==> 12-03: inputs <==
## asx_soupbintcp_itch
module asx_soupbintcp_itch (
    input  wire        clk,
    input  wire        rst,
    input  wire        ip_payload_valid,
    input  wire [7:0]  ip_payload_data,
    input  wire        ip_payload_start,
    input  wire        ip_payload_end,
    output wire [15:0] tcp_src_port,
    output wire [15:0] tcp_dst_port,
    output wire [31:0] tcp_seq_num,
    output wire [31:0] tcp_ack_num,
    output wire [3:0] tcp_data_offset,
    output wire [7:0] tcp_flags,
    output wire [15:0] tcp_window,
    output wire tcp_flag_syn,
    output wire tcp_flag_ack,
    output wire tcp_flag_fin,
    output wire tcp_flag_rst,
    output wire tcp_flag_psh,
    output wire tcp_header_valid,
    output wire tcp_parse_error,
    output wire session_active,
    output wire [63:0] session_sequence,
    output wire [7:0] pkt_type,
    output wire pkt_type_valid,
    output wire pkt_heartbeat,
    output wire pkt_login_accepted,
    output wire pkt_login_rejected,
    output wire pkt_end_session,
    output wire [31:0] seq_data_count,
    output wire [31:0] heartbeat_count,
    output wire parse_error,
    output wire msg_valid,
    output wire [7:0] msg_type,
    output wire msg_error,
    output wire [31:0] timestamp,
    output wire [63:0] order_id,
    output wire [31:0] orderbook_id,
    output wire side,
    output wire add_order_valid,
    output wire add_order_start,
    output wire [63:0] quantity,
    output wire [31:0] price,
    output wire [15:0] order_attributes,
    output wire order_executed_valid,
    output wire [63:0] exec_quantity,
    output wire order_cancel_valid,
    output wire order_delete_valid,
    output wire order_replace_valid,
    output wire directory_valid,
    output wire system_event_valid,
    output wire [7:0] event_code,
    output wire [31:0] total_messages,
    output wire [31:0] parse_errors
);
export LEC_CHECK = 0
export ABC_AREA = 1
export CAP_MARGIN = 20
export CORE_MARGIN = 2
export CORE_UTILIZATION = 72
export CTS_CLUSTER_DIAMETER = 315
export CTS_CLUSTER_SIZE = 41
export MAX_ROUTING_LAYER = met4
export PLACE_DENSITY = 0.66
export SETUP_SLACK_MARGIN = 0.72
export SLEW_MARGIN = 20
create_clock -name core_clock -period 2.71 [get_ports {clk}]
run.sh (not shown) runs the stock make flow with config.mk's settings and CLKGATE_MAP_FILE=.
==> 10-19: changes against 12-03 <==
ABC_AREA = unset   (was 1)
CORE_UTILIZATION = 57   (was 72)
CTS_CLUSTER_DIAMETER = unset   (was 315)
CTS_CLUSTER_SIZE = 29   (was 41)
MAX_ROUTING_LAYER = unset   (was met4)
PLACE_DENSITY = unset   (was 0.66)
SETUP_SLACK_MARGIN = unset   (was 0.72)
==> flow/constraint.sdc (replaced) <==
create_clock -name core_clock -period 2.02 [get_ports {clk}]
set_input_delay 0.4040 -clock core_clock [delete_from_list [all_inputs] [get_ports {clk}]]
set_output_delay 0.4040 -clock core_clock [all_outputs]
set_load 0.01 [all_outputs]
==> 02-14: changes against 12-03 <==
ABC_AREA = unset   (was 1)
CORE_UTILIZATION = 40   (was 72)
CTS_CLUSTER_DIAMETER = unset   (was 315)
CTS_CLUSTER_SIZE = unset   (was 41)
MAX_ROUTING_LAYER = unset   (was met4)
PLACE_DENSITY = unset   (was 0.66)
SETUP_SLACK_MARGIN = unset   (was 0.72)
==> flow/constraint.sdc (replaced) <==
create_clock -name core_clock -period 5.0 [get_ports {clk}]
set_input_delay 1.0000 -clock core_clock [delete_from_list [all_inputs] [get_ports {clk}]]
set_output_delay 1.0000 -clock core_clock [all_outputs]
set_load 0.01 [all_outputs]
==> results <==
quantity                                                                                            02-14                   12-03                     10-19
Run status                                                               no timing/DRC/antenna violations  stopped before the end           failed layout checks
Stage where the flow stopped                                                                            -                 5_1_grt                         -
Reasons for failing layout checks                                                                       -                       -              setup timing
Area fraction of the dominant cell type after synthesis                                            33.31%                  30.93%                    33.31%
Launch instance of the worst min-delay path                 asx_itch_inst.expected_length[2]$_SDFFE_PP0P_                       -                       rst
Count of endpoints failing hold in the final timing report                                              0                       -                         0
Chip area                                                                                   0.07634 sq mm           0.04606 sq mm             0.05387 sq mm
Slew headroom                                                                                      24.97%                       -                    30.99%
Net load switching power                                                                       0.002752 W                       -                0.006674 W
Mean cell area of the mapped netlist                                                          10.78 sq um             8.953 sq um               10.78 sq um
Area taken by flip-flops and latches                                                        0.01861 sq mm                       -             0.01866 sq mm
Most prevalent standard cell on the critical path                                sky130_fd_sc_hd__nand4_1                       -  sky130_fd_sc_hd__nand2_1
Number of sequential storage elements                                                                 765                       -                       765
Worst slack at placement                                                                          1096 ps               -186.4 ps                 -735.8 ps
Inverters, non-clock                                                                                   68                       -                        68
Area of combinational cells with multiple inputs                                            0.01027 sq mm                       -             0.01197 sq mm
Period utilization                                                                                 70.40%                       -                    137.4%
Sum of negative setup slack                                                                          0 ps                       -                -86,760 ps
Well Taps                                                                                             959                       -                       680
Clock skew after layout                                                                          23.79 ps                       -                  28.79 ps
Crit-path slowest cell                                                            sky130_fd_sc_hd__nor3_1                       -    sky130_fd_sc_hd__or4_4
Final layout net count                                                                              3,460                       -                     3,794
Power is estimated from default activity; no workload was simulated.
